tundra:
## alu16_top
module alu16_top(clk, valA, valB, aluop, sub, lr, cc, result);
Size in the first run: ~850 cells after synthesis, about 59 I/O pins.
Settings: LEC_CHECK=0, CAP_MARGIN=20, CORE_MARGIN=2, CORE_UTILIZATION=63, CTS_CLUSTER_DIAMETER=41, SETUP_SLACK_MARGIN=-0.33, SLEW_MARGIN=20; clock period 4.0 ns.
run.sh (not shown) runs the stock make flow with config.mk's settings and CLKGATE_MAP_FILE=.
tundra completed end to end; final checks failed (negative setup slack).
diff inputs: tundra => cedar
Settings: SETUP_SLACK_MARGIN no longer set, was -0.33; CTS_CLUSTER_DIAMETER no longer set, was 41; CORE_UTILIZATION now 25, was 63; the clock period (ns, I/O delays scaled along) now 4.55, was 4.0.
Results
- cedar completed; timing, DRC and antenna clean
- Area: cedar vs tundra -> cedar larger
- NOTE: post-layout instance count excluding filler cells in cedar exceeds that of tundra
- Comparing cedar against tundra, there is no change at all in synthesized cell count.
> inputs changed (cedar -> delta)
Settings: CAP_MARGIN now 10, was 20; ABC_AREA now 1, previously not set; CORE_UTILIZATION now 72, was 25; the clock period (ns, I/O delays scaled along) now 4.29, was 4.55.
==> results <==
delta reports a lower design area than cedar does. | critical path depth | higher: delta |. Pre-CTS setup slack is lower on cedar. The higher routed wire length of cedar and delta is in cedar. Clock group power: delta < cedar. Compared with cedar, delta shows a lower clock share of power.


Starting RTL as in the previous note.
// alu16_top
module alu16_top(clk, valA, valB, aluop, sub, lr, cc, result);
Settings: LEC_CHECK=0, ABC_AREA=1, CAP_MARGIN=10, CORE_MARGIN=2, CORE_UTILIZATION=72, PLACE_DENSITY=0.4, SETUP_SLACK_MARGIN=0.11, SLEW_MARGIN=20; clock period 3.78 ns.
The baseline ran to the end with no violations.
==> next run, changes <==
ABC_AREA = default   (was 1)
CAP_MARGIN = 20   (was 10)
CORE_UTILIZATION = 57   (was 72)
CTS_CLUSTER_SIZE = 64   (was default)
PLACE_DENSITY = default   (was 0.4)
SETUP_SLACK_MARGIN = -0.3   (was 0.11)
clock period = 3.41 ns   (was 3.78 ns; I/O delays follow)
The new run produced a layout that fails on setup timing.
Power came out higher by 48%.
Utilization came out higher by 1.5 points.
Setup slack is worse by 640 ps.
Final cell count came out higher by 11%.
Count of clock-buffer cells in the layout came out lower by 1.
Synthesized cell count came out lower by 12%.
Worst hold slack is worse by 22 ps.
Clock power came out higher by 44%.
Cell area came out higher by 44%.
==> next run, changes <==
CORE_UTILIZATION = 13   (was 57)
CTS_CLUSTER_SIZE = default   (was 64)
SETUP_SLACK_MARGIN = default   (was -0.3)
clock period = 5.01 ns   (was 3.41 ns; I/O delays follow)
Effect: With this change the flow ran to the end with no violations. Final area went down by about a fifth. Sequential power went down by a quarter to a third. Die size went up to 4.2 times its value. Worst setup slack improved by 870 ps. Synthesized cell count does not change. Total power went down by well over a third. Area after synthesis stays the same. Core utilization went down by 70 points. Non-clock buffer count went down by 208. Via count went down by about a fifth. Wire length went down slightly.
==> next run, changes <==
CORE_UTILIZATION = 40   (was 13)
MAX_ROUTING_LAYER = met4   (was default)
SETUP_SLACK_MARGIN = 0.6   (was default)
clock period = 4.7 ns   (was 5.01 ns; I/O delays follow)
Effect:
- register-to-register slack gains 210 ps
- final cell count is lower by 26%
- core utilization grows by 35 points
==> next run, changes <==
CAP_MARGIN = 10   (was 20)
CELL_PAD_IN_SITES_GLOBAL_PLACEMENT = 1   (was default)
CORE_MARGIN = 4   (was 2)
CTS_CLUSTER_SIZE = 18   (was default)
GPL_TIMING_DRIVEN = 0   (was default)
MIN_ROUTING_LAYER = met2   (was default)
SETUP_SLACK_MARGIN = default   (was 0.6)
TNS_END_PERCENT = 55   (was default)
The changed run aborted during global routing (5_1_grt).
Synthesized area does not change.
Die area rose by a few percent.
Synthesized cell count is unchanged.
==> next run, changes <==
CAP_MARGIN = 20   (was 10)
CELL_PAD_IN_SITES_GLOBAL_PLACEMENT = default   (was 1)
CORE_MARGIN = 2   (was 4)
CTS_CLUSTER_SIZE = default   (was 18)
GPL_TIMING_DRIVEN = default   (was 0)
MAX_ROUTING_LAYER = default   (was met4)
MIN_ROUTING_LAYER = default   (was met2)
TNS_END_PERCENT = default   (was 55)
With this change the flow finished clean.
Die area decreases by about 6%.
Synthesized cell count is unchanged.
Area after synthesis is unchanged.
Power figures rest on the tool's default switching activity, not on a simulated workload.
